**config.mk**
```make
export PLATFORM = sky130hd
export DESIGN_NAME = rotational_cordic
export DESIGN_NICKNAME = rotational_cordic
export VERILOG_FILES = /design/flow/design.v
export SDC_FILE = /design/flow/constraint.sdc
export NUM_CORES = 4
export LEC_CHECK = 0
export ABC_AREA = 1
export CAP_MARGIN = 15
export CORE_MARGIN = 2
export CORE_UTILIZATION = 72
export CTS_CLUSTER_DIAMETER = 211
export CTS_CLUSTER_SIZE = 22
export GPL_TIMING_DRIVEN = 1
export HOLD_SLACK_MARGIN = -0.09
export MAX_ROUTING_LAYER = met5
export MIN_ROUTING_LAYER = met1
export SETUP_SLACK_MARGIN = -0.88
export SLEW_MARGIN = 20
```
**constraint.sdc**
```tcl
create_clock -name core_clock -period 8.74 [get_ports {clk}]
set_input_delay 1.7480 -clock core_clock [delete_from_list [all_inputs] [get_ports {clk}]]
set_output_delay 1.7480 -clock core_clock [all_outputs]
set_load 0.01 [all_outputs]
```
**design.v**
```verilog
module rotational_cordic_stage #(parameter rot, i, n) (
  output logic signed [n:0] xprime, yprime,
  output logic signed [15:0] theta_out,
  input logic signed [n:0] x, y,
  input logic signed [15:0] theta
);
logic sigma;
assign sigma = theta[15] === 1;
assign theta_out = sigma ? theta + rot : theta - rot;
assign xprime = sigma ? x + (y >>> i) : x - (y >>> i);
assign yprime = sigma ? y - (x >>> i) : y + (x >>> i);
endmodule
module rotational_cordic (
  output logic data_out_rot,
  output logic [15:0] xprime,
  output logic [15:0] yprime,
  input logic [15:0] x,
  input logic [15:0] y,
  input logic [15:0] theta,
  input logic clk, reset, start
);
parameter logic [255:0] rot_lut = {
	16'd12868,	 
	16'd7596,	 
	16'd4014,	 
	16'd2037,	 
	16'd1023,	 
	16'd512,	 
	16'd256,	 
	16'd128,	 
	16'd64,		 
	16'd32,		 
	16'd16,		 
	16'd8,		 
	16'd4,		 
	16'd2,		 
	16'd1,		 
	16'd0		 
};
parameter k = 0.607252935;
parameter int k_scaled = 9949;	 
parameter stages = 16;
parameter n = 16;
logic signed [n:0] r_x[stages], r_y[stages];
logic signed [15:0] r_theta[stages];
logic r_data_out[stages];
assign r_x[0] = {x[15], x};
assign r_y[0] = {y[15], y};
assign r_theta[0] = theta;
assign r_data_out[0] = start;
logic signed [n:0] x_out[stages], y_out[stages];
logic signed [15:0] theta_out[stages];
assign data_out_rot = r_data_out[stages - 1];
logic signed [n:0] x_prime, y_prime;
assign x_prime = x_out[stages - 1] * k_scaled /  (1 << 14);
assign y_prime = y_out[stages - 1] * k_scaled /  (1 << 14);
assign xprime = {x_prime[n], x_prime[n - 2:0]};
assign yprime = {y_prime[n], y_prime[n - 2:0]};
genvar i;
generate
for (i = 0; i < stages - 1; i++)
begin: registers
	always_ff @(posedge clk, posedge reset)
		if (reset)
		begin
			r_x[i + 1] <= 0;
			r_y[i + 1] <= 0;
			r_theta[i + 1] <= 0;
			r_data_out[i + 1] <= 0;
		end
		else
		begin
			r_x[i + 1] <= x_out[i];
			r_y[i + 1] <= y_out[i];
			r_theta[i + 1] <= theta_out[i];
			r_data_out[i + 1] <= r_data_out[i];
		end
end
for (i = 0; i < stages; i++)
begin: calcStages
	rotational_cordic_stage #(.rot(rot_lut[16*(15-i) +: 16]), .i(i), .n(n)) s0 (
		.x(r_x[i]), .y(r_y[i]), .theta(r_theta[i]),
		.xprime(x_out[i]), .yprime(y_out[i]), .theta_out(theta_out[i]), .*
	);
end
endgenerate
endmodule
```
**run.sh**
```bash
#!/bin/bash
# the make line also repeats each setting of config.mk as NAME=value (left out here)
make -C /OpenROAD-flow-scripts/flow DESIGN_CONFIG=/design/flow/config.mk WORK_HOME=/design/flow/orfs CLKGATE_MAP_FILE= finish
```
==> out/results.txt, run 1 <==
Stages on worst setup path - 42
Synth unique cells - 54
Worst reg2reg path depth - 10
Layout net count - 10.3k
I/O Buffers - 83
SO Viols - setup timing
Worst Skew - 0.0664 ns
Data arrival, critical path - 8.85 ns
Hold path start - r_theta[9][2]
WS Path Type - reg2out
Core ar. - 0.0935 mm²
Fin crit period - 10.60 ns
Post-DP HPWL - 144 mm
Placed insts - 10.2k
CTS tree - done
Gate Count Post-Synth - 8,405
Wire per inst - 19.6 µm
Maximum capacitance violations - 0
Via count - 62.4k
Chip width - 311 µm
RSZ-0062 raised after global routing - true
Filler instances - 5,446
Yosys stat area - 0.0681 mm²
Critical-path top delay cell - fa_1
Simple share - 16.8%
AO/OA Area Share - 11.4%
Ys Warns - 12
Fp_density - 72.8%
Pins over their slew limit - 0
Area growth syn-to-layout - 14.9%
Post-Syn Area - 0.0681 mm²
Crit Path Max Fanout - 5
Grt ovf - 0
RePlAce Congestion - 0.979
Largest cells by area after synthesis - dfrtp_1 28%, ha_1 18%, nand2_1 9.0%
Register area share after synthesis - 27.5%
Yosys xor share - 11.6%
Die Y - 311 µm
Clk latency of the worst-skew pair - 0.65 ns
Initial DRC count - 6,329
Startpoint Class - flop
R2r startpoint - r_theta[13][15]
Worst setup path endpoint - yprime[13]
Critical Path Start - r_x[15][16]
Commonest cells post-synth - 1,631 x nand2_1, 1,290 x inv_1, 966 x ha_1
Cell Rows - 112
Max transition margin - 30.3%
Post-DP Area - 0.0739 mm²
Slew at the pin with the worst max-slew slack - 1.04 ns
Total clock sinks - 749
Syn nets - 9,674
Top Ports - 84
Seq cells post-synth - 749
Largest logic family - adder cells
Reg2Reg Setup Slack - 4.63 ns
Vias in the first global route - 60.9k
Final worst slack - -1.86 ns
Hold WC Path Type - reg2reg
Crit path DRT - 6.99 ns
First drt pass iteration count - 22
Ys async rst share - 100%
Final hold violation count - 0
Non-filler cells, final - 10.3k
Status - failed layout checks
Final Cell Area - 0.0782 mm²
Max-area cell share - 27.5%
Comb gate area - 0.0468 mm²
Antenna violations before repair - 7
Final core utilization - 83.6%
Yosys cell count - 8,405
CP Buf/Inv Count - 10
MUX share of area - 0.0147%
Worst setup EP type - output port
Top_reg_cell synth - dfrtp_1
Largest net degree at the start of global routing - 179
Avg Cell Area, Syn - 8.10 µm²
DRT Wirelength - 202 mm
Hold EP - r_theta[10][2]
Max H-tree Level - 2
Final setup viols - 32
# DRC - 0
Max stage delay on crit path - 0.74 ns
Total track usage - 37.3%
First-pass GRT wire length - 296 mm
Hold Path Cell Cnt - 0
Adder Share, Synth - 25.2%
Worst-path clk slew - 0.12 ns
Crit share post-route - 121%
Root buffer selected by CTS - clkbuf_16
Tool warnings - 88
Vias per Instance - 6.06
Count leader, synth - nand2_1
Post-synth EDFFs - 0
Maximum clock insertion buffer count - 3
Post-synth top area cell - dfrtp_1
Crit path max-delay family - adder cells
R2r endpoint - r_x[14][13]
Flop area - 0.0187 mm²
FMAX - 0.0944 GHz
Post-route ant nets - 0
Die Size - 0.0970 mm²
Clock buffer count from CTS - 40
-- cell type report --
class	instances	share of cell area (%)
diodes	4	0.0128
clock buffers	41	1.29
clock inverters	4	0.101
inverters	1302	6.29
multi-input cells	6295	59.8
flip-flops and latches	749	24.0
well taps	1254	2.01
repair buffers	635	6.49
-- stage by stage --
stage | setup TNS [ns] | setup WS (ns) | hold slack, ns
CTS | -34.59 | -1.30 | 0.354
global route | -58.09 | -2.06 | 0.362
detailed placement | -39.09 | -1.55 | 0.335
floorplan | -2467.03 | -3.28 | 0.331
global placement | -32.04 | -1.26 | 0.332
finish | -50.11 | -1.86 | 0.351
-- what timing repair did --
item / in CTS / in global routing
buffers inserted: 52 / 65
setup endpoints to repair: 32 / 32
pin swaps: 57 / 217
hold buffers: 0 / 0
gates cloned: 1 / 2
gates resized: 260 / 392
-- metal layers --
metal	vias up	global-route usage (%)	share of wire [%]	routed length [µm]
li1	28600	-	-	-
met1	29300	43.9	36	72300
met2	3247	66.0	48	96900
met3	1237	5.23	7.8	15800
met4	12	19.5	8.1	16400
met5	-	0	0.10	208
==> run 2, diff against run 1 <==
Settings changed: CAP_MARGIN 15 to 20, CTS_CLUSTER_DIAMETER 211 to 221, CTS_CLUSTER_SIZE 22 to default, GPL_TIMING_DRIVEN 1 to default, HOLD_SLACK_MARGIN -0.09 to default, MAX_ROUTING_LAYER met5 to default, MIN_ROUTING_LAYER met1 to default, SETUP_SLACK_MARGIN -0.88 to default.
Clock period 8.74 ns to 10.1 ns, I/O delays scaled along.
==> run 2 against run 1 <==
Still fails the layout checks on setup timing. Critical path depth stayed put. Critical path type unchanged. Sequential share of layout area is 0.11 points lower. Routed wire length is 1.1% lower. Final area is 0.44% higher. Largest cell class unchanged. Global-route usage is 1.2 points higher. Clock skew is 0.037 ns lower.
==> out/results.txt, run 2 <==
Final setup viols - 29
Ys Warns - 12
Startpoint Class - flop
Non-filler cells, final - 10.2k
Grt ovf - 0
Count leader, synth - nand2_1
Fin crit period - 11.13 ns
Crit path max-delay family - adder cells
CTS Hold Bufs - 0
R2r startpoint - r_theta[3][15]
Critical Path Start - r_x[15][15]
Hold WC Path Type - reg2reg
Top Ports - 84
RSZ-0062 raised after global routing - true
Status - failed layout checks
Worst setup EP type - output port
CTS tree - done
Post-synth EDFFs - 0
Gate Count Post-Synth - 8,405
Max-area cell share - 27.5%
RePlAce Congestion - 0.995
SO Viols - setup timing
Maximum capacitance violations - 0
First-pass GRT wire length - 303 mm
Final worst slack - -1.03 ns
Crit share post-route - 110%
Maximum clock insertion buffer count - 3
Largest logic family - adder cells
Final Cell Area - 0.0785 mm²
Top_reg_cell synth - dfrtp_1
Final hold violation count - 0
Hold Path Cell Cnt - 0
Core ar. - 0.0935 mm²
FMAX - 0.0898 GHz
Cell Rows - 112
Seq cells post-synth - 749
Setup WS pre-CTS - -0.392 ns
Register area share after synthesis - 27.5%
Initial DRC count - 5,698
Ys async rst share - 100%
Chip width - 311 µm
Slew at the pin with the worst max-slew slack - 1.13 ns
Antenna violations before repair - 5
Wire per inst - 19.5 µm
Largest cells by area after synthesis - dfrtp_1 28%, ha_1 18%, nand2_1 9.0%
Worst Skew - 0.0294 ns
Fp_density - 72.8%
Max transition margin - 24.1%
Yosys cell count - 8,405
DRT Wirelength - 199 mm
CP Buf/Inv Count - 11
Commonest cells post-synth - 1,631 x nand2_1, 1,290 x inv_1, 966 x ha_1
Clock buffer count from CTS - 81
Pins over their slew limit - 0
Max H-tree Level - 3
Clk latency of the worst-skew pair - 0.67 ns
WS Path Type - reg2out
Post-DP HPWL - 144 mm
Die Y - 311 µm
AO/OA Area Share - 11.4%
Final core utilization - 84.0%
First drt pass iteration count - 14
Max stage delay on crit path - 0.75 ns
R2r endpoint - r_y[4][13]
Crit Path Max Fanout - 3
Adder Share, Synth - 25.2%
CP dominant cell by count - buf_6
Total track usage - 38.4%
Critical-path top delay cell - fa_1
Simple share - 16.8%
Stages on worst setup path - 42
Vias per Instance - 6.06
Hold path start - r_theta[5][5]
Worst reg2reg path depth - 12
Data arrival, critical path - 9.11 ns
Yosys xor share - 11.6%
Final setup TNS - -15.87 ns
Avg Cell Area, Syn - 8.10 µm²
Via count - 61.8k
Worst hold margin - 0.346 ns
Worst setup path endpoint - yprime[2]
Synth unique cells - 54
Post-synth top area cell - dfrtp_1
Hold EP - r_theta[6][5]
Post-DP Area - 0.0724 mm²
Syn nets - 9,674
I/O Buffers - 83
Largest net degree at the start of global routing - 194
Yosys stat area - 0.0681 mm²
Placed insts - 9,966
Die Size - 0.0970 mm²
Post-route ant nets - 0
Layout net count - 10.2k
Tool warnings - 85
Reg2Reg Setup Slack - 5.20 ns
Vias in the first global route - 61.6k
Area growth syn-to-layout - 15.4%
MUX share of area - 0.0147%
Total clock sinks - 749
Post-Syn Area - 0.0681 mm²
Worst-path clk slew - 0.06 ns
Root buffer selected by CTS - clkbuf_16
Crit path DRT - 8.08 ns
# DRC - 0
## run 2: final cells by class
class / instances / area (µm²)
well taps: 1254 / 1570
inverters: 1302 / 4910
clock buffers: 105 / 2280
clock inverters: 44 / 672
repair buffers: 458 / 3770
diodes: 2 / 5.00
multi-input cells: 6293 / 46600
flip-flops and latches: 749 / 18700
fillers: 5450 / 14900
## run 2: timing repair
action                                  4_1_cts  5_1_grt
setup buffers                                40       53
gates cloned                                  0        0
endpoints found under the setup margin       32       32
resized                                     279      409
pin swaps                                   110      229
## run 2: per-layer routing
| metal | routed length [µm] | track usage, % |
|---|---|---|
| met5 | 40 | 0 |
| met4 | 15200 | 23.0 |
| met3 | 15800 | 6.60 |
| met2 | 96300 | 66.8 |
| met1 | 72000 | 44.4 |
==> run 3, diff against run 2 <==
Settings changed: ABC_AREA 1 to default, CELL_PAD_IN_SITES_GLOBAL_PLACEMENT from default to 1, CORE_MARGIN 2 to 4, CORE_UTILIZATION 72 to 40, CTS_CLUSTER_DIAMETER 221 to default, GPL_ROUTABILITY_DRIVEN from default to 1, GPL_TIMING_DRIVEN from default to 0, PLACE_DENSITY from default to 0.78, SETUP_SLACK_MARGIN from default to 4.03, SLEW_MARGIN 20 to 40, TNS_END_PERCENT from default to 70.
Clock period 10.1 ns to 14.5 ns, I/O delays scaled along.
==> run 3 against run 2 <==
Now clean on timing, DRC and antenna. Count of clock-buffer cells in the layout is 2 lower. Cell count fell by 5.5%. First-iteration DRC count decreased by 59%. Hold slack worse by 0.013 ns. Synthesized area decreased by 2.8%. Final area is 3.0% lower. Global-route usage decreased by 21 points. Routed wire length is 24% lower. Die size rose by 77%. Worst setup slack improved by 3.0 ns. Core utilization down 38 points.
==> out/results.txt, run 3 <==
Grt ovf - 0
Core ar. - 0.165 mm²
Antenna violations before repair - 0
FMAX - 0.0797 GHz
Area growth syn-to-layout - 15.2%
Post-route ant nets - 0
Status - finished clean
RePlAce Congestion - 0.877
Layout net count - 8,658
CP dominant cell by count - ha_4
Yosys xor share - 12.3%
Initial DRC count - 2,321
Post-synth EDFFs - 0
Total clock sinks - 749
Yosys stat area - 0.0662 mm²
Slew at the pin with the worst max-slew slack - 0.921 ns
Fp_density - 40.2%
Count leader, synth - ha_1
Crit Path Max Fanout - 5
Worst reg2reg path depth - 13
Hold WC Path Type - reg2reg
First-pass GRT wire length - 251 mm
Simple share - 10.4%
Final hold violation count - 0
Synth unique cells - 89
Root buffer selected by CTS - clkbuf_16
Hold Path Cell Cnt - 0
Cell Rows - 149
Syn nets - 8,313
DRT Wirelength - 152 mm
Data arrival, critical path - 9.64 ns
Final setup viols - 0
CTS tree - done
First drt pass iteration count - 7
R2r endpoint - r_y[5][15]
Worst setup EP type - output port
Wire per inst - 15.7 µm
Top_reg_cell synth - dfrtp_1
Pins over their slew limit - 0
Clock buffer count from CTS - 83
Register area share after synthesis - 28.3%
Die Size - 0.172 mm²
Worst hold margin - 0.333 ns
Gate Count Post-Synth - 7,044
CP Buf/Inv Count - 9
Total track usage - 17.4%
Largest net degree at the start of global routing - 29
Final core utilization - 46.3%
Worst-path clk slew - 0.05 ns
RSZ-0062 raised after global routing - true
Tool warnings - 74
Fin crit period - 12.54 ns
Max-area cell share - 28.3%
Crit share post-route - 86.5%
Chip width - 415 µm
Die Y - 415 µm
Commonest cells post-synth - 966 x ha_1, 780 x inv_1, 749 x dfrtp_1
Avg Cell Area, Syn - 9.39 µm²
Post-DP HPWL - 123 mm
Post-Syn Area - 0.0662 mm²
Stages on worst setup path - 41
Hold path start - r_theta[13][0]
Largest cells by area after synthesis - dfrtp_1 28%, ha_1 18%, xnor2_1 9.1%
Ys Warns - 12
Yosys cell count - 7,044
MUX share of area - 1.12%
Worst Skew - 0.0319 ns
Ys async rst share - 100%
Top Ports - 84
R2r startpoint - r_theta[4][15]
Hold EP - r_theta[14][0]
Crit path DRT - 11.60 ns
Reg2Reg Setup Slack - 9.93 ns
Clk latency of the worst-skew pair - 0.70 ns
Crit path max-delay family - adder cells
# DRC - 0
I/O Buffers - 83
WS Path Type - reg2out
Worst setup path endpoint - xprime[13]
Critical Path Start - r_y[15][15]
Max transition margin - 38.2%
CTS Hold Bufs - 0
Startpoint Class - flop
Post-synth top area cell - dfrtp_1
Max stage delay on crit path - 0.56 ns
Largest logic family - adder cells
Maximum capacitance violations - 0
Post-DP Area - 0.0706 mm²
Max H-tree Level - 3
Vias per Instance - 5.16
Final Cell Area - 0.0762 mm²
Critical-path top delay cell - fa_2
Adder Share, Synth - 25.9%
Via count - 49.8k
Maximum clock insertion buffer count - 3
Vias in the first global route - 50.4k
Seq cells post-synth - 749
AO/OA Area Share - 16.9%
==> run 3: cell type report <==
| class | count | area (µm²) |
|---|---|---|
| Buffer | 107 | 574 |
| Timing Repair Buffer | 260 | 2650 |
| Sequential cell | 749 | 18700 |
| Inverter | 789 | 2980 |
| Multi-Input combinational cell | 5399 | 45700 |
| Tap cell | 2189 | 2740 |
| Antenna cell | 1 | 2.50 |
| Clock inverter | 48 | 591 |
| Fill cell | 15400 | 88400 |
| Clock buffer | 103 | 2270 |
==> run 3: timing repair <==
action	in CTS	in global routing
endpoints found under the setup margin	32	32
gates cloned	0	1
pin swaps	124	121
resized	309	146
setup buffers	102	40
==> run 3: stage by stage <==
step | setup slack [ns] | TNS (ns) | cells
2_1_floorplan | 1.33 | 0 | 7044
3_3_place_gp | -2.83 | -2047.36 | 9316
3_5_place_dp | -0.250 | -0.638 | 9350
4_1_cts | 1.81 | 0 | 9603
5_1_grt | 1.59 | 0 | 9644
6_report | 1.96 | 0 | 9645
==> run 3: routing by layer <==
layer	GRT usage [%]	vias up	share of wire (%)
met5	0	-	0
met4	6.24	0	3.5
met3	2.25	252	3.2
met2	31.2	702	50
met1	21.2	23700	44
li1	-	25000	-
==> run 4, diff against run 3 <==
Settings changed: ABC_AREA from default to 1, CAP_MARGIN 20 to 40, CELL_PAD_IN_SITES_GLOBAL_PLACEMENT 1 to default, CORE_ASPECT_RATIO from default to 1.03, CORE_MARGIN 4 to 2, CORE_UTILIZATION 40 to 65, GPL_ROUTABILITY_DRIVEN 1 to default, GPL_TIMING_DRIVEN 0 to 1, MAX_ROUTING_LAYER from default to met5, MIN_ROUTING_LAYER from default to met1, PLACE_DENSITY 0.78 to 0.6, SETUP_SLACK_MARGIN 4.03 to 1.06, SLEW_MARGIN 40 to 20, TNS_END_PERCENT 70 to default.
Clock period 14.5 ns to 4.12 ns, I/O delays scaled along.
==> run 4 against run 3 <==
Now fails the layout checks on setup timing. Synthesized area grew 2.9%. Core utilization grew 34 points. Critical path type unchanged. Highest routed layer is now met5. Worst setup slack worse by 7.2 ns. Largest cell class unchanged. Final area increased by 9.7%. Global-route usage rose by 17 points. Synthesized cell count grew 19%.
==> out/results.txt, run 4 <==
Worst setup path endpoint - xprime[13]
Largest cells by area after synthesis - dfrtp_1 28%, ha_1 18%, nand2_1 9.0%
Critical-path top delay cell - fa_1
I/O Buffers - 83
Tool warnings - 76
Hold WC Path Type - reg2reg
Post-synth top area cell - dfrtp_1
Total track usage - 34.5%
Slew at the pin with the worst max-slew slack - 0.723 ns
First drt pass iteration count - 9
Non-filler cells, final - 10.7k
Via count - 61.6k
Commonest cells post-synth - 1,631 x nand2_1, 1,290 x inv_1, 966 x ha_1
Core ar. - 0.104 mm²
Pins over their slew limit - 0
Yosys xor share - 11.6%
Max stage delay on crit path - 0.57 ns
Crit share post-route - 226%
Fin crit period - 9.32 ns
AO/OA Area Share - 11.4%
CTS tree - done
CTS Hold Bufs - 0
Worst setup EP type - output port
Chip width - 323 µm
Synth unique cells - 54
RePlAce Congestion - 0.949
CP dominant cell by count - buf_6
Largest net degree at the start of global routing - 83
FMAX - 0.107 GHz
Simple share - 16.8%
Seq cells post-synth - 749
Max transition margin - 51.3%
Critical Path Start - r_y[15][16]
Die Size - 0.107 mm²
SO Viols - setup timing
Maximum clock insertion buffer count - 3
DRT Wirelength - 198 mm
Clk latency of the worst-skew pair - 0.70 ns
Area growth syn-to-layout - 22.7%
Grt ovf - 0
Crit path max-delay family - adder cells
Layout net count - 10.5k
Vias in the first global route - 61.0k
Worst-path clk slew - 0.06 ns
Top Ports - 84
Antenna violations before repair - 7
Worst reg2reg path depth - 14
Die Y - 332 µm
Vias per Instance - 5.74
Syn nets - 9,674
Crit Path Max Fanout - 8
Initial DRC count - 4,217
Ys Warns - 12
Worst Skew - 0.0494 ns
Gate Count Post-Synth - 8,405
Yosys stat area - 0.0681 mm²
Final hold violation count - 0
Post-route ant nets - 0
Filler instances - 6,774
Hold EP - r_data_out[2]
Max-area cell share - 27.5%
Count leader, synth - nand2_1
Crit path DRT - 3.30 ns
Clock buffer count from CTS - 84
Yosys cell count - 8,405
Register area share after synthesis - 27.5%
RSZ-0062 raised after global routing - true
Wire per inst - 18.5 µm
Placed insts - 10.4k
Adder Share, Synth - 25.2%
Final setup viols - 32
Fp_density - 65.5%
Largest logic family - adder cells
Post-synth EDFFs - 0
Avg Cell Area, Syn - 8.10 µm²
Cell Rows - 120
CP Buf/Inv Count - 22
R2r startpoint - r_y[3][4]
Ys async rst share - 100%
Root buffer selected by CTS - clkbuf_16
Startpoint Class - flop
Post-Syn Area - 0.0681 mm²
Reg2Reg Setup Slack - 0.91 ns
Maximum capacitance violations - 0
Top_reg_cell synth - dfrtp_1
First-pass GRT wire length - 300 mm
Max H-tree Level - 3
R2r endpoint - r_x[4][16]
Post-DP HPWL - 144 mm
Stages on worst setup path - 47
Hold Path Cell Cnt - 0
# DRC - 0
Data arrival, critical path - 8.50 ns
Status - failed layout checks
WS Path Type - reg2out
Hold path start - r_data_out[1]
Final worst slack - -5.20 ns
Total clock sinks - 749
MUX share of area - 0.0147%
-- run 4: layout make-up --
class / count / area [µm²] / area share, %
Antenna cell: 4 / 10.0 / 0.0120
Clock buffer: 113 / 2330 / 2.79
Clock inverter: 37 / 541 / 0.647
Inverter: 1302 / 4960 / 5.93
Multi-Input combinational cell: 6295 / 48400 / 57.9
Sequential cell: 749 / 18800 / 22.5
Tap cell: 1403 / 1760 / 2.10
Timing Repair Buffer: 825 / 6770 / 8.11
Timing Repair inverter: 3 / 20.0 / 0.0240
-- run 4: per-stage QoR --
step / worst slack (ns) / utilization, % / TNS (ns) / area [µm²] / hold slack [ns]
after CTS: -4.89 / 77.5 / -148.42 / 80500 / 0.348
after floorplan: -6.97 / - / -5346.90 / 68200 / 0.331
after global placement: -4.81 / 72.0 / -149.02 / 74800 / 0.332
after detailed placement: -5.06 / 72.0 / -156.26 / 74800 / 0.335
after global routing: -5.55 / 80.4 / -166.60 / 83600 / 0.347
final: -5.20 / 80.4 / -158.39 / 83600 / 0.341
-- run 4: repair_timing --
action | 4_1_cts | 5_1_grt
pin swaps | 254 | 285
buffers inserted | 114 | 82
cloned | 4 | 1
endpoints found under the setup margin | 142 | 184
hold endpoints to repair | 0 | 0
gates resized | 577 | 630
-- run 4: layer usage --
metal	GRT usage, %	wire, µm	vias to the layer above
met2	60.9	98200	2369
met3	4.68	11200	838
met4	18.0	13600	6
li1	-	-	29100
met1	40.7	75200	29300
met5	0	42	-
==> run 5, diff against run 4 <==
Settings changed: ABC_AREA 1 to default, CAP_MARGIN 40 to 20, CELL_PAD_IN_SITES_DETAIL_PLACEMENT from default to 2, CELL_PAD_IN_SITES_GLOBAL_PLACEMENT from default to 3, CORE_ASPECT_RATIO 1.03 to default, CORE_MARGIN 2 to 6, CORE_UTILIZATION 65 to 67, GPL_ROUTABILITY_DRIVEN from default to 0, GPL_TIMING_DRIVEN 1 to 0, MAX_ROUTING_LAYER met5 to default, PLACE_DENSITY 0.6 to default, PLACE_DENSITY_LB_ADDON from default to 0.06, SETUP_SLACK_MARGIN 1.06 to default.
Clock period 4.12 ns to 21.7 ns, I/O delays scaled along.
==> run 5 against run 4 <==
The flow now stops in global placement without I/O. Synthesized area shrank 2.8%. Die size fell by 0.82%. Synthesized cell count shrank 16%.
==> out/results.txt, run 5 <==
Count leader, synth - ha_1
Gate Count Post-Synth - 7,044
Yosys cell count - 7,044
Post-synth top area cell - dfrtp_1
Chip width - 326 µm
Die Size - 0.106 mm²
Max-area cell share - 28.3%
Err - [ERROR FLW-0024] Place density exceeds 1.0 (current PLACE_DENSITY_LB_ADDON =  0.06). Please check if the value of  PLACE_DENSITY_LB_ADDON is between 0 and 0.99.
Ys Warns - 12
AO/OA Area Share - 16.9%
Largest cells by area after synthesis - dfrtp_1 28%, ha_1 18%, xnor2_1 9.1%
Fp_density - 68.0%
Simple share - 10.4%
Top_reg_cell synth - dfrtp_1
Syn nets - 8,313
Post-Syn Area - 0.0662 mm²
Synth unique cells - 89
Ys async rst share - 100%
Commonest cells post-synth - 966 x ha_1, 780 x inv_1, 749 x dfrtp_1
Register area share after synthesis - 28.3%
Core ar. - 0.0973 mm²
Failing step - global placement without I/O
Seq cells post-synth - 749
Die Y - 326 µm
MUX share of area - 1.12%
Avg Cell Area, Syn - 9.39 µm²
Adder Share, Synth - 25.9%
Largest logic family - adder cells
Yosys xor share - 12.3%
Yosys stat area - 0.0662 mm²
Post-synth EDFFs - 0
Cell Rows - 114
Status - did not finish
==> run 6, diff against run 5 <==
Settings changed: ABC_AREA from default to 1, CAP_MARGIN 20 to 10, CELL_PAD_IN_SITES_DETAIL_PLACEMENT 2 to default, CELL_PAD_IN_SITES_GLOBAL_PLACEMENT 3 to default, CORE_ASPECT_RATIO from default to 1.78, CORE_UTILIZATION 67 to 24, CTS_CLUSTER_DIAMETER from default to 331, MAX_ROUTING_LAYER from default to met4, MIN_ROUTING_LAYER met1 to met2, PLACE_DENSITY_LB_ADDON 0.06 to default, SETUP_SLACK_MARGIN from default to 1.06, SLEW_MARGIN 20 to 25, TNS_END_PERCENT from default to 60.
Clock period 21.7 ns to 7.53 ns, I/O delays scaled along.
==> run 6 against run 5 <==
Now fails the layout checks on DRC, setup timing. Synthesized cell count is 19% higher. Synthesized area is 2.9% higher. Die size rose to 2.8 times the previous value.
==> out/results.txt, run 6 <==
Status - failed layout checks
SO Viols - DRC, setup timing
Max transition margin - 24.0%
AO/OA Area Share - 11.4%
Simple share - 16.8%
Fp_density - 24.2%
Yosys cell count - 8,405
Antenna violations before repair - 1
Largest logic family - adder cells
Crit path DRT - 6.02 ns
Filler instances - 29.6k
Pins over their slew limit - 0
Top Ports - 84
Grt ovf - 0
Max H-tree Level - 3
Final worst slack - -2.82 ns
Die Y - 723 µm
Final setup viols - 32
# DRC - 4
Worst-path clk slew - 0.06 ns
I/O Buffers - 83
GRT met3 Usage - 16.4%
Total clock sinks - 749
Stages on worst setup path - 42
Yosys xor share - 11.6%
Reg2Reg Setup Slack - 2.76 ns
Worst hold margin - 0.311 ns
FMAX - 0.0966 GHz
R2r endpoint - r_x[3][13]
Synth unique cells - 54
Maximum clock insertion buffer count - 3
Root buffer selected by CTS - clkbuf_16
Vias in the first global route - 82.4k
Worst Skew - 0.0570 ns
Hold path start - r_theta[9][0]
R2r startpoint - r_theta[2][15]
Post-synth EDFFs - 0
Ys Warns - 12
Initial DRC count - 17.1k
Startpoint Class - flop
Busiest grt layer - met2
Total track usage - 19.9%
Layout net count - 10.1k
Ys async rst share - 100%
Worst setup path endpoint - xprime[13]
WS Path Type - reg2out
Top_reg_cell synth - dfrtp_1
MUX share of area - 0.0147%
First-pass GRT wire length - 300 mm
Count leader, synth - nand2_1
Area growth syn-to-layout - 21.0%
Critical-path top delay cell - fa_1
CTS tree - done
Core ar. - 0.282 mm²
Data arrival, critical path - 8.84 ns
Worst reg2reg path depth - 13
Clock buffer count from CTS - 86
Crit Path Max Fanout - 7
Post-DP HPWL - 151 mm
CP Buf/Inv Count - 11
Syn nets - 9,674
Maximum capacitance violations - 0
Vias per Instance - 6.38
Seq cells post-synth - 749
Tool warnings - 74
Largest net degree at the start of global routing - 34
CP dominant cell by count - ha_4
Max stage delay on crit path - 0.54 ns
Critical Path Start - r_y[15][15]
Cell Rows - 260
Yosys stat area - 0.0681 mm²
Wire per inst - 15.4 µm
First drt pass iteration count - 53
Via count - 80.3k
Hold Path Cell Cnt - 0
Grt met2 use - 28.2%
Post-Syn Area - 0.0681 mm²
Die Size - 0.297 mm²
DRT Wirelength - 194 mm
Worst setup EP type - output port
Largest cells by area after synthesis - dfrtp_1 28%, ha_1 18%, nand2_1 9.0%
Final hold violation count - 0
Avg Cell Area, Syn - 8.10 µm²
Hold EP - r_theta[10][0]
Fin crit period - 10.35 ns
Register area share after synthesis - 27.5%
Crit share post-route - 137%
Max-area cell share - 27.5%
M1 GR Usage - 0%
Hold WC Path Type - reg2reg
RSZ-0062 raised after global routing - true
Clk latency of the worst-skew pair - 0.73 ns
Post-synth top area cell - dfrtp_1
Slew at the pin with the worst max-slew slack - 1.13 ns
Crit path max-delay family - adder cells
Setup WS pre-CTS - -4.74 ns
Post-route ant nets - 0
Commonest cells post-synth - 1,631 x nand2_1, 1,290 x inv_1, 966 x ha_1
Adder Share, Synth - 25.2%
Chip width - 411 µm
Gate Count Post-Synth - 8,405
-- run 6: metrics by stage --
| step | utilization, % | instances | area [µm²] | TNS (ns) |
|---|---|---|---|---|
| 6_report | 29.2 | 12600 | 82400 | -80.60 |
| 5_1_grt | 29.2 | 12600 | 82400 | -89.45 |
| 4_1_cts | 28.6 | 12500 | 80700 | -74.52 |
| 3_5_place_dp | 26.3 | 12200 | 74100 | -132.95 |
| 3_3_place_gp | 26.1 | 12200 | 73500 | -6659.52 |
| 2_1_floorplan | - | 8405 | 68100 | -3225.29 |
-- run 6: final cells by class --
class | count | area [µm²] | share of cell area, %
multi-input cells | 6293 | 47300 | 57.4
clock buffers | 126 | 2530 | 3.08
diodes | 6 | 15.0 | 0.0182
repair buffers | 364 | 3540 | 4.30
flip-flops and latches | 749 | 18700 | 22.8
well taps | 3668 | 4590 | 5.57
clock inverters | 31 | 419 | 0.509
inverters | 1302 | 4930 | 5.99
plain buffers | 61 | 303 | 0.368
-- run 6: layer usage --
metal,wire length (µm),up-vias
met5,0,-
met4,32900,0
met3,49400,3075
met2,112000,19500
met1,0,29600
li1,-,28100
-- run 6: what timing repair did --
action,CTS,global route
gates resized,613,225
pin swaps,195,215
hold buffers,0,0
setup endpoints to repair,32,32
setup buffers,159,92
gates cloned,1,0
==> run 7, diff against run 6 <==
Settings changed: CAP_MARGIN 10 to 15, CORE_ASPECT_RATIO 1.78 to default, CORE_MARGIN 6 to 2, CORE_UTILIZATION 24 to 72, CTS_CLUSTER_DIAMETER 331 to 209, CTS_CLUSTER_SIZE from default to 22, GPL_ROUTABILITY_DRIVEN 0 to default, GPL_TIMING_DRIVEN 0 to default, HOLD_SLACK_MARGIN from default to -0.07, MAX_ROUTING_LAYER met4 to default, MIN_ROUTING_LAYER met2 to default, SETUP_SLACK_MARGIN 1.06 to 1.84, SLEW_MARGIN 25 to 5, TNS_END_PERCENT 60 to default.
Clock period 7.53 ns to 7.06 ns, I/O delays scaled along.
==> run 7 against run 6 <==
Fails layout checks on setup timing. Final area decreased by 5.0%. Die size shrank 67%. Non-clock buffer count rose by 230. Clock skew decreased by 0.016 ns. Via count down 23%. Worst setup slack worse by 0.13 ns. Global-route usage grew 19 points. First-iteration DRC count shrank 67%. Cell count shrank 18%. Critical path type unchanged.
==> out/results.txt, run 7 <==
CP dominant cell by count - nand2_1
FMAX - 0.0999 GHz
Post-Syn Area - 0.0681 mm²
Yosys cell count - 8,405
CTS Hold Bufs - 0
Crit Path Max Fanout - 11
Hold EP - r_data_out[3]
Pins over their slew limit - 0
Largest cells by area after synthesis - dfrtp_1 28%, ha_1 18%, nand2_1 9.0%
Register area share after synthesis - 27.5%
Tool warnings - 88
Vias in the first global route - 61.6k
Total track usage - 38.5%
Maximum clock insertion buffer count - 3
Worst setup path endpoint - xprime[3]
Crit path max-delay family - adder cells
Area growth syn-to-layout - 14.9%
Final worst slack - -2.95 ns
R2r endpoint - r_x[15][9]
Commonest cells post-synth - 1,631 x nand2_1, 1,290 x inv_1, 966 x ha_1
M1 wire length - 72.0 mm
Filler instances - 5,580
Initial DRC count - 5,673
Reg2Reg Setup Slack - 2.63 ns
Worst reg2reg path depth - 13
Post-route ant nets - 0
Flop area - 0.0187 mm²
Final hold violation count - 0
Worst-path clk slew - 0.09 ns
Ys Warns - 12
Post-synth EDFFs - 0
Final setup viols - 32
Adder Share, Synth - 25.2%
Hold path start - r_data_out[2]
Met2 wire length - 95.4 mm
Slew at the pin with the worst max-slew slack - 1.06 ns
Cell Rows - 112
CTS tree - done
DRT Wirelength - 197 mm
R2r startpoint - r_theta[14][15]
Clock buffer count from CTS - 40
Post-synth top area cell - dfrtp_1
SO Viols - setup timing
Non-filler cells, final - 10.3k
Maximum capacitance violations - 0
Critical-path top delay cell - fa_1
Fp_density - 72.8%
Worst setup EP type - output port
Simple share - 16.8%
Seq cells post-synth - 749
Via count - 61.7k
Top_reg_cell synth - dfrtp_1
Placed insts - 10.2k
Antenna violations before repair - 7
Top Metal Used - met5
Largest logic family - adder cells
First drt pass iteration count - 9
Comb gate area - 0.0467 mm²
Final core utilization - 83.7%
Max stage delay on crit path - 0.58 ns
Root buffer selected by CTS - clkbuf_16
Avg Cell Area, Syn - 8.10 µm²
Status - failed layout checks
Die Size - 0.0970 mm²
Synth unique cells - 54
# DRC - 0
Ys async rst share - 100%
Grt ovf - 0
Max H-tree Level - 2
First-pass GRT wire length - 304 mm
Hold Path Cell Cnt - 0
Final setup TNS - -88.98 ns
Count leader, synth - nand2_1
Crit path DRT - 5.65 ns
Routed wire length on met3 - 15.6 mm
WS Path Type - reg2out
Chip width - 311 µm
Clk latency of the worst-skew pair - 0.64 ns
MUX share of area - 0.0147%
Max transition margin - 29.4%
Hold WC Path Type - reg2reg
RSZ-0062 raised after global routing - true
Top Ports - 84
Yosys stat area - 0.0681 mm²
Max-area cell share - 27.5%
Fin crit period - 10.01 ns
Stages on worst setup path - 44
Die Y - 311 µm
RePlAce Congestion - 1.01
Core ar. - 0.0935 mm²
Yosys xor share - 11.6%
Critical Path Start - r_y[15][16]
I/O Buffers - 83
CP Buf/Inv Count - 15
Syn nets - 9,674
Layout net count - 10.3k
Worst hold margin - 0.346 ns
Wire per inst - 19.1 µm
Worst Skew - 0.0415 ns
Largest net degree at the start of global routing - 164
AO/OA Area Share - 11.4%
Crit share post-route - 142%
Data arrival, critical path - 8.59 ns
Vias per Instance - 5.99
Total clock sinks - 749
Startpoint Class - flop
Post-DP HPWL - 146 mm
Gate Count Post-Synth - 8,405
## run 7: cell type report
| class | count | share of cell area (%) |
|---|---|---|
| Multi-Input combinational cell | 6294 | 59.7 |
| Timing Repair Buffer | 655 | 6.69 |
| Clock buffer | 42 | 1.34 |
| Inverter | 1302 | 6.27 |
| Antenna cell | 2 | 0.00640 |
| Sequential cell | 749 | 24.0 |
| Tap cell | 1254 | 2.01 |
| Clock inverter | 3 | 0.0512 |
## run 7: what timing repair did
| action | 4_1_cts | 5_1_grt |
|---|---|---|
| pin swaps | 218 | 124 |
| gates resized | 453 | 194 |
| buffers inserted | 69 | 16 |
| cloned | 1 | 0 |
| endpoints found under the setup margin | 32 | 32 |
## run 7: per-stage QoR
step,worst slack [ns],cell area (µm²)
2_1_floorplan,-4.62,68200
3_3_place_gp,-2.44,74100
3_5_place_dp,-2.63,74100
4_1_cts,-2.45,77200
5_1_grt,-3.25,78200
6_report,-2.95,78200
## run 7: metal layers
layer	GRT usage, %	vias to the layer above
met4	19.9	8
met3	6.16	1010
met5	0	-
met1	45.1	29100
li1	-	28600
met2	68.2	2982
==> run 8, diff against run 7 <==
Settings changed: CAP_MARGIN 15 to 40, CORE_ASPECT_RATIO from default to 1.03, CORE_UTILIZATION 72 to 71, CTS_CLUSTER_DIAMETER 209 to default, CTS_CLUSTER_SIZE 22 to default, GPL_TIMING_DRIVEN from default to 1, HOLD_SLACK_MARGIN -0.07 to default, MAX_ROUTING_LAYER from default to met5, MIN_ROUTING_LAYER from default to met1, PLACE_DENSITY from default to 0.78, SETUP_SLACK_MARGIN 1.84 to 1.06, SLEW_MARGIN 5 to 20.
Clock period 7.06 ns to 3.92 ns, I/O delays scaled along.
==> run 8 against run 7 <==
The flow now stops in global routing. Synthesized area did not move. Die size increased by 1.4%. Synthesized cell count stayed put.
==> out/results.txt, run 8 <==
Chip width - 309 µm
Synth unique cells - 54
Die Size - 0.0984 mm²
Adder Share, Synth - 25.2%
Post-Syn Area - 0.0681 mm²
Root buffer selected by CTS - clkbuf_16
Yosys xor share - 11.6%
Count leader, synth - nand2_1
Ys Warns - 12
Post-DP HPWL - 146 mm
Setup WS pre-CTS - -5.26 ns
Err - [ERROR GRT-0232] Routing congestion too high. Check the congestion heatmap in the GUI.
Maximum clock insertion buffer count - 3
Failing step - global routing
Seq cells post-synth - 749
Post-synth top area cell - dfrtp_1
Status - did not finish
Largest logic family - adder cells
MUX share of area - 0.0147%
Avg Cell Area, Syn - 8.10 µm²
Commonest cells post-synth - 1,631 x nand2_1, 1,290 x inv_1, 966 x ha_1
AO/OA Area Share - 11.4%
Top Ports - 84
Clock buffer count from CTS - 81
Simple share - 16.8%
Max H-tree Level - 3
Post-DP Area - 0.0745 mm²
Placed insts - 10.3k
Max-area cell share - 27.5%
Syn nets - 9,674
Top_reg_cell synth - dfrtp_1
Ys async rst share - 100%
Yosys stat area - 0.0681 mm²
CTS Hold Bufs - 0
Die Y - 318 µm
Total clock sinks - 749
Core ar. - 0.0953 mm²
Register area share after synthesis - 27.5%
Post-synth EDFFs - 0
RePlAce Congestion - 1.02
Gate Count Post-Synth - 8,405
Yosys cell count - 8,405
Largest cells by area after synthesis - dfrtp_1 28%, ha_1 18%, nand2_1 9.0%
Cell Rows - 115
I/O Buffers - 83
Total track usage - 62.6%
Fp_density - 71.5%
Grt ovf - 80
run 8: layer usage:
metal  global-route usage [%]  overflow
met5                     25.8         0
met4                     56.4        33
met3                     44.2         4
met2                     82.5        39
met1                     63.1         4
run 8: what timing repair did:
item,4_1_cts
setup endpoints to repair,231
gates resized,775
endpoints found under the hold margin,0
setup buffers,138
pin swaps,278
gates cloned,1
==> run 9, diff against run 8 <==
Settings changed: CORE_ASPECT_RATIO 1.03 to default, CTS_CLUSTER_DIAMETER from default to 211, CTS_CLUSTER_SIZE from default to 22, PLACE_DENSITY 0.78 to default.
Clock period 3.92 ns to 10.7 ns, I/O delays scaled along.
==> run 9 against run 8 <==
Synthesized area stayed put. Die size is essentially flat. The layout now fails its checks (setup timing). Synthesized cell count unchanged.
==> out/results.txt, run 9 <==
AO/OA Area Share - 11.4%
I/O Buffers - 83
Largest net degree at the start of global routing - 160
Max-area cell share - 27.5%
Count leader, synth - nand2_1
CP Buf/Inv Count - 17
Max stage delay on crit path - 0.59 ns
Ys Warns - 12
Yosys xor share - 11.6%
Top_reg_cell synth - dfrtp_1
SO Viols - setup timing
Largest cells by area after synthesis - dfrtp_1 28%, ha_1 18%, nand2_1 9.0%
M1 GR Usage - 42.8%
First-pass GRT wire length - 289 mm
Post-route ant nets - 0
Post-Syn Area - 0.0681 mm²
Register area share after synthesis - 27.5%
Simple share - 16.8%
Die Y - 314 µm
Area growth syn-to-layout - 11.4%
Top Ports - 84
Final setup TNS - -3.10 ns
Reg2Reg Setup Slack - 7.00 ns
Total clock sinks - 749
Final worst slack - -0.336 ns
Avg Cell Area, Syn - 8.10 µm²
Busiest grt layer - met2
First drt pass iteration count - 10
Status - failed layout checks
Slew at the pin with the worst max-slew slack - 0.867 ns
Commonest cells post-synth - 1,631 x nand2_1, 1,290 x inv_1, 966 x ha_1
GRT met3 Usage - 4.80%
Worst hold margin - 0.351 ns
Synth unique cells - 54
CTS tree - done
Syn nets - 9,674
Maximum clock insertion buffer count - 3
Post-synth EDFFs - 0
Clk latency of the worst-skew pair - 0.65 ns
Startpoint Class - flop
Setup WS pre-CTS - -0.169 ns
Crit share post-route - 103%
Grt met2 use - 63.7%
Worst setup path endpoint - xprime[8]
Tool warnings - 82
MUX share of area - 0.0147%
RePlAce Congestion - 1.02
Vias per Instance - 5.93
Hold WC Path Type - reg2reg
Critical-path top delay cell - fa_1
Worst setup EP type - output port
RSZ-0062 raised after global routing - true
WS Path Type - reg2out
Largest logic family - adder cells
Maximum capacitance violations - 0
Fp_density - 71.7%
Initial DRC count - 5,322
DRT Wirelength - 187 mm
Data arrival, critical path - 8.90 ns
Pins over their slew limit - 0
Critical Path Start - r_y[15][15]
Crit path DRT - 8.56 ns
Worst-path clk slew - 0.10 ns
Max H-tree Level - 2
Chip width - 314 µm
FMAX - 0.0906 GHz
Layout net count - 9,978
Total track usage - 36.1%
Gate Count Post-Synth - 8,405
Worst reg2reg path depth - 14
Hold EP - r_theta[6][8]
Cell Rows - 113
Yosys stat area - 0.0681 mm²
Adder Share, Synth - 25.2%
Worst Skew - 0.0341 ns
Clock buffer count from CTS - 40
Max transition margin - 42.2%
Crit Path Max Fanout - 4
Post-synth top area cell - dfrtp_1
Yosys cell count - 8,405
Hold Path Cell Cnt - 0
Grt ovf - 0
R2r startpoint - r_theta[12][15]
Root buffer selected by CTS - clkbuf_16
Die Size - 0.0984 mm²
Filler instances - 6,288
Final setup viols - 15
Fin crit period - 11.04 ns
Via count - 59.2k
Crit path max-delay family - adder cells
CP dominant cell by count - buf_4
Post-DP HPWL - 141 mm
R2r endpoint - r_x[13][13]
Antenna violations before repair - 4
Seq cells post-synth - 749
Hold path start - r_theta[5][8]
Stages on worst setup path - 43
Final core utilization - 79.8%
# DRC - 0
Vias in the first global route - 58.6k
Core ar. - 0.0950 mm²
Wire per inst - 18.7 µm
Final hold violation count - 0
Ys async rst share - 100%
-- run 9: layout make-up --
type / instances / area, µm² / share of cell area (%)
Multi-Input combinational cell: 6294 / 46600 / 61.5
Timing Repair inverter: 1 / 6.26 / 0.00825
Inverter: 1302 / 4910 / 6.48
Sequential cell: 749 / 18700 / 24.7
Timing Repair Buffer: 321 / 2880 / 3.80
Clock inverter: 4 / 68.8 / 0.0908
Tap cell: 1265 / 1580 / 2.09
Antenna cell: 4 / 10.0 / 0.0132
Clock buffer: 41 / 1000 / 1.33
-- run 9: metal layers --
metal / share of wire (%) / vias to the layer above / wire length [µm]
li1: - / 27900 / -
met1: 37 / 28000 / 70000
met2: 49 / 2487 / 91300
met3: 6.6 / 781 / 12300
met4: 7.0 / 4 / 13200
met5: 0.012 / - / 22
-- run 9: metrics by stage --
| step | instances | cell area (µm²) |
|---|---|---|
| after floorplan | 8405 | 68100 |
| after global placement | 9772 | 70900 |
| after detailed placement | 9779 | 71100 |
| after CTS | 9904 | 74100 |
| after global routing | 9977 | 75800 |
| final | 9981 | 75800 |
-- run 9: what timing repair did --
item / in CTS / in global routing
buffers inserted: 78 / 69
pin swaps: 134 / 173
setup endpoints to repair: 32 / 32
hold buffers: 0 / 0
gates cloned: 2 / 0
gates resized: 331 / 292
==> run 10, diff against run 9 <==
Settings changed: CORE_ASPECT_RATIO from default to 1.03, CORE_UTILIZATION 71 to 65, CTS_CLUSTER_DIAMETER 211 to 215, CTS_CLUSTER_SIZE 22 to default, HOLD_SLACK_MARGIN from default to -0.08, PLACE_DENSITY from default to 0.6.
Clock period 10.7 ns to 3.35 ns, I/O delays scaled along.
==> run 10 against run 9 <==
The layout still fails its checks (setup timing). Cell count grew 8.8%. Synthesized cell count is the same. Clock skew shrank 0.00099 ns. Die size grew 9.1%. Final area grew 12%. Core utilization grew 1.8 points. Synthesized area is the same. Critical endpoint is now xprime[13]. Highest routed layer unchanged.
==> out/results.txt, run 10 <==
Status - failed layout checks
SO Viols - setup timing
Worst-path clk slew - 0.06 ns
Vias per Instance - 5.75
Final setup viols - 32
Hold path start - r_data_out[10]
Flop area - 0.0188 mm²
Final hold violation count - 0
CP dominant cell by count - inv_2
Via count - 62.5k
R2r endpoint - r_x[4][16]
Max stage delay on crit path - 0.53 ns
Initial DRC count - 4,770
Post-DP HPWL - 145 mm
Final core utilization - 81.6%
Worst setup path endpoint - xprime[13]
Adder Share, Synth - 25.2%
RSZ-0062 raised after global routing - true
Worst setup EP type - output port
Largest logic family - adder cells
Fp_density - 65.5%
Seq cells post-synth - 749
Fin crit period - 9.15 ns
Avg Cell Area, Syn - 8.10 µm²
Stages on worst setup path - 45
Total track usage - 35.2%
Clock buffer count from CTS - 84
Gate Count Post-Synth - 8,405
Final worst slack - -5.80 ns
Slew at the pin with the worst max-slew slack - 0.753 ns
CP Buf/Inv Count - 15
Post-Syn Area - 0.0681 mm²
Root buffer selected by CTS - clkbuf_16
Wire per inst - 18.6 µm
Crit share post-route - 273%
Maximum clock insertion buffer count - 3
Yosys stat area - 0.0681 mm²
Top_reg_cell synth - dfrtp_1
Synth unique cells - 54
Data arrival, critical path - 8.48 ns
Yosys xor share - 11.6%
Pins over their slew limit - 0
# DRC - 0
R2r startpoint - r_y[3][5]
Top Ports - 84
Largest net degree at the start of global routing - 132
Final setup TNS - -180.04 ns
Comb gate area - 0.0488 mm²
RePlAce Congestion - 0.986
Crit path max-delay family - adder cells
Hold Path Cell Cnt - 0
Filler instances - 6,533
Tool warnings - 79
Worst reg2reg path depth - 14
Max H-tree Level - 3
Reg2Reg Setup Slack - 0.26 ns
CTS tree - done
Core ar. - 0.104 mm²
Crit Path Max Fanout - 4
FMAX - 0.109 GHz
Count leader, synth - nand2_1
Die Y - 332 µm
Post-route ant nets - 0
Ys async rst share - 100%
Hold EP - r_data_out[11]
Syn nets - 9,674
Yosys cell count - 8,405
Post-synth top area cell - dfrtp_1
I/O Buffers - 83
Post-synth EDFFs - 0
Clk latency of the worst-skew pair - 0.69 ns
Chip width - 323 µm
DRT Wirelength - 202 mm
Register area share after synthesis - 27.5%
First drt pass iteration count - 9
Startpoint Class - flop
Die Size - 0.107 mm²
Antenna violations before repair - 3
Max transition margin - 49.2%
WS Path Type - reg2out
Ys Warns - 12
Hold WC Path Type - reg2reg
Area growth syn-to-layout - 24.6%
Commonest cells post-synth - 1,631 x nand2_1, 1,290 x inv_1, 966 x ha_1
Critical Path Start - r_y[15][16]
Worst hold margin - 0.337 ns
AO/OA Area Share - 11.4%
Layout net count - 10.7k
Total clock sinks - 749
First-pass GRT wire length - 305 mm
Crit path DRT - 2.68 ns
Simple share - 16.8%
Grt ovf - 0
Vias in the first global route - 61.4k
MUX share of area - 0.0147%
Largest cells by area after synthesis - dfrtp_1 28%, ha_1 18%, nand2_1 9.0%
Worst Skew - 0.0331 ns
Maximum capacitance violations - 0
Max-area cell share - 27.5%
Cell Rows - 120
Critical-path top delay cell - fa_2
==> run 10: layout make-up <==
type	instances	share of cell area, %
multi-input combinational	6294	57.5
sequential	749	22.1
timing repair buffer	956	9.01
inverter	1302	5.80
clock buffer	111	2.75
tap	1403	2.07
clock inverter	44	0.715
antenna	1	0.00295
==> run 10: what timing repair did <==
action                     CTS  global route
pin swaps                  291           275
hold buffers                 0             0
setup buffers              124            88
gates cloned                 0             1
setup endpoints to repair  437           477
gates resized              712           575
==> run 10: routing by layer <==
layer / global-route usage [%] / vias up / share of wire [%]
met2: 61.1 / 2417 / 49
met1: 42.0 / 29800 / 38
li1: - / 29400 / -
met5: 0 / - / 0.012
met3: 4.27 / 884 / 5.8
met4: 20.0 / 4 / 7.4
==> run 10: through the flow <==
step,worst slack [ns],cell area [µm²],std cells
floorplan,-7.59,68200,8405
global route,-6.10,84800,10900
CTS,-5.50,81900,10800
finish,-5.80,84800,10900
detailed placement,-5.49,75600,10500
global placement,-5.39,75600,10500
==> run 11, diff against run 10 <==
Settings changed: CORE_UTILIZATION 65 to 70, CTS_CLUSTER_DIAMETER 215 to default, HOLD_SLACK_MARGIN -0.08 to default, SETUP_SLACK_MARGIN 1.06 to 1.02.
Clock period 3.35 ns to 3.51 ns, I/O delays scaled along.
==> run 11 against run 10 <==
The flow now stops in global routing. Die size is 7.1% lower. Synthesized cell count stayed put. Synthesized area stayed put.
==> out/results.txt, run 11 <==
Status - did not finish
Failing step - global routing
Err - [ERROR GRT-0232] Routing congestion too high. Check the congestion heatmap in the GUI.
Ys async rst share - 100%
Maximum clock insertion buffer count - 3
Gate Count Post-Synth - 8,405
Largest cells by area after synthesis - dfrtp_1 28%, ha_1 18%, nand2_1 9.0%
Yosys stat area - 0.0681 mm²
Total clock sinks - 749
Commonest cells post-synth - 1,631 x nand2_1, 1,290 x inv_1, 966 x ha_1
Cell Rows - 116
Root buffer selected by CTS - clkbuf_16
Adder Share, Synth - 25.2%
Seq cells post-synth - 749
Yosys xor share - 11.6%
Setup WS pre-CTS - -5.62 ns
Count leader, synth - nand2_1
Chip width - 311 µm
Top Ports - 84
Die Size - 0.0998 mm²
Grt ovf - 209
Register area share after synthesis - 27.5%
Yosys cell count - 8,405
Clock buffer count from CTS - 80
Total track usage - 61.4%
RePlAce Congestion - 0.976
I/O Buffers - 83
Avg Cell Area, Syn - 8.10 µm²
Post-Syn Area - 0.0681 mm²
Simple share - 16.8%
Synth unique cells - 54
Max-area cell share - 27.5%
AO/OA Area Share - 11.4%
Core ar. - 0.0968 mm²
Max H-tree Level - 3
Syn nets - 9,674
Ys Warns - 12
Post-synth EDFFs - 0
Fp_density - 70.3%
Largest logic family - adder cells
Post-synth top area cell - dfrtp_1
MUX share of area - 0.0147%
CTS Hold Bufs - 0
Post-DP HPWL - 147 mm
Die Y - 320 µm
Top_reg_cell synth - dfrtp_1
## run 11: routing by layer
layer	track usage [%]	GRT overflow
met5	19.8	7
met4	56.0	59
met3	41.0	16
met2	85.0	113
met1	60.4	14
## run 11: what timing repair did
action                                  in CTS
endpoints found under the setup margin     381
pin swaps                                  310
setup buffers                              117
gates cloned                                 2
gates resized                              728
hold endpoints to repair                     0
## run 11: through the flow
step           instances  TNS (ns)  cell area, µm²  utilization, %
2_1_floorplan       8405  -5728.03           68200               -
3_3_place_gp       10300   -162.44           74800            77.3
3_5_place_dp       10300   -171.99           74800            77.3
4_1_cts            10600   -164.96           81000            83.7
==> run 12, diff against run 11 <==
Settings changed: CORE_ASPECT_RATIO 1.03 to 1.78, CORE_MARGIN 2 to 5, CORE_UTILIZATION 70 to 24, CTS_CLUSTER_DIAMETER from default to 331, GPL_ROUTABILITY_DRIVEN from default to 0, GPL_TIMING_DRIVEN 1 to 0, MAX_ROUTING_LAYER met5 to met4, PLACE_DENSITY 0.6 to default, SETUP_SLACK_MARGIN 1.02 to 1.06, TNS_END_PERCENT from default to 60.
Clock period 3.51 ns to 7.53 ns, I/O delays scaled along.
==> run 12 against run 11 <==
The layout now fails its checks (setup timing). Synthesized cell count unchanged. Die size increased to 3.0 times the previous value. Synthesized area did not move.
==> out/results.txt, run 12 <==
Layout net count - 10.1k
Crit path max-delay family - adder cells
Seq cells post-synth - 749
Cell Rows - 261
Max H-tree Level - 3
Final hold violation count - 0
Slew at the pin with the worst max-slew slack - 0.926 ns
Final setup viols - 32
Die Y - 721 µm
Final worst slack - -2.51 ns
Largest logic family - adder cells
Maximum capacitance violations - 0
Synth unique cells - 54
Vias in the first global route - 60.6k
Post-synth EDFFs - 0
Grt ovf - 0
Tool warnings - 74
Clock buffer count from CTS - 87
Max-area cell share - 27.5%
Worst reg2reg path depth - 14
MUX share of area - 0.0147%
Post-route ant nets - 0
Vias per Instance - 4.52
Syn nets - 9,674
Stages on worst setup path - 38
R2r startpoint - r_theta[10][15]
Post-DP Area - 0.0743 mm²
Hold EP - r_theta[9][1]
Worst setup path endpoint - xprime[9]
Hold path start - r_theta[8][1]
Hold WC Path Type - reg2reg
Count leader, synth - nand2_1
CP Buf/Inv Count - 12
Commonest cells post-synth - 1,631 x nand2_1, 1,290 x inv_1, 966 x ha_1
Max stage delay on crit path - 0.53 ns
WS Path Type - reg2out
R2r endpoint - r_x[11][14]
Maximum clock insertion buffer count - 3
Critical-path top delay cell - fa_1
Hold Path Cell Cnt - 0
Crit path DRT - 6.02 ns
Final Cell Area - 0.0825 mm²
Clk latency of the worst-skew pair - 0.69 ns
Fin crit period - 10.04 ns
Critical Path Start - r_theta[15][15]
Root buffer selected by CTS - clkbuf_16
Status - failed layout checks
Register area share after synthesis - 27.5%
Post-synth top area cell - dfrtp_1
Yosys cell count - 8,405
Diode count - 0
Via count - 57.1k
Fp_density - 24.0%
Largest cells by area after synthesis - dfrtp_1 28%, ha_1 18%, nand2_1 9.0%
AO/OA Area Share - 11.4%
Yosys xor share - 11.6%
Yosys stat area - 0.0681 mm²
Die Size - 0.295 mm²
Antenna violations before repair - 0
Post-Syn Area - 0.0681 mm²
I/O Buffers - 83
CP dominant cell by count - fa_1
Gate Count Post-Synth - 8,405
Top_reg_cell synth - dfrtp_1
Wire per inst - 14.6 µm
CTS Hold Bufs - 0
CTS tree - done
Top Ports - 84
RSZ-0062 raised after global routing - true
Largest net degree at the start of global routing - 36
Worst setup EP type - output port
Total track usage - 12.5%
Worst-path clk slew - 0.06 ns
Pins over their slew limit - 0
SO Viols - setup timing
Reg2Reg Setup Slack - 3.56 ns
Core ar. - 0.283 mm²
Worst Skew - 0.0554 ns
Area growth syn-to-layout - 21.1%
Simple share - 16.8%
Ys async rst share - 100%
Chip width - 409 µm
First drt pass iteration count - 6
Data arrival, critical path - 8.53 ns
Max transition margin - 37.6%
Crit Path Max Fanout - 6
Post-DP HPWL - 152 mm
Startpoint Class - flop
DRT Wirelength - 184 mm
Avg Cell Area, Syn - 8.10 µm²
Total clock sinks - 749
FMAX - 0.0996 GHz
Adder Share, Synth - 25.2%
Initial DRC count - 1,905
# DRC - 0
Crit share post-route - 133%
First-pass GRT wire length - 291 mm
Ys Warns - 12
run 12: routing by layer:
layer  vias to the layer above  track usage (%)  share of wire (%)
li1                      28400                -                  -
met1                     26700             8.56                 28
met2                      1205             26.8                 60
met3                       831             1.13                2.1
met4                         0             10.6                 10
met5                         -                -                  0
run 12: timing repair:
item / CTS / global route
endpoints found under the hold margin: 0 / 0
setup buffers: 183 / 56
pin swaps: 250 / 167
gates cloned: 2 / 0
endpoints found under the setup margin: 32 / 32
resized: 646 / 206
run 12: cell type report:
cell class / count / area, µm²
Timing Repair inverter: 1 / 7.51
Fill cell: 29700 / 201000
Clock inverter: 32 / 502
Tap cell: 3682 / 4610
Inverter: 1302 / 4920
Sequential cell: 749 / 18700
Clock buffer: 124 / 2510
Multi-Input combinational cell: 6293 / 47300
Buffer: 61 / 297
Timing Repair Buffer: 380 / 3590
run 12: through the flow:
step / hold WS [ns] / util [%] / setup TNS [ns] / setup WS (ns) / instances
5_1_grt: 0.319 / 29.1 / -81.45 / -2.82 / 12600
3_3_place_gp: 0.333 / 26.0 / -6592.03 / -8.82 / 12200
2_1_floorplan: 0.331 / - / -3225.29 / -4.24 / 8405
6_report: 0.309 / 29.1 / -72.29 / -2.51 / 12600
3_5_place_dp: 0.335 / 26.2 / -124.90 / -4.51 / 12200
4_1_cts: 0.307 / 28.7 / -74.06 / -2.49 / 12600
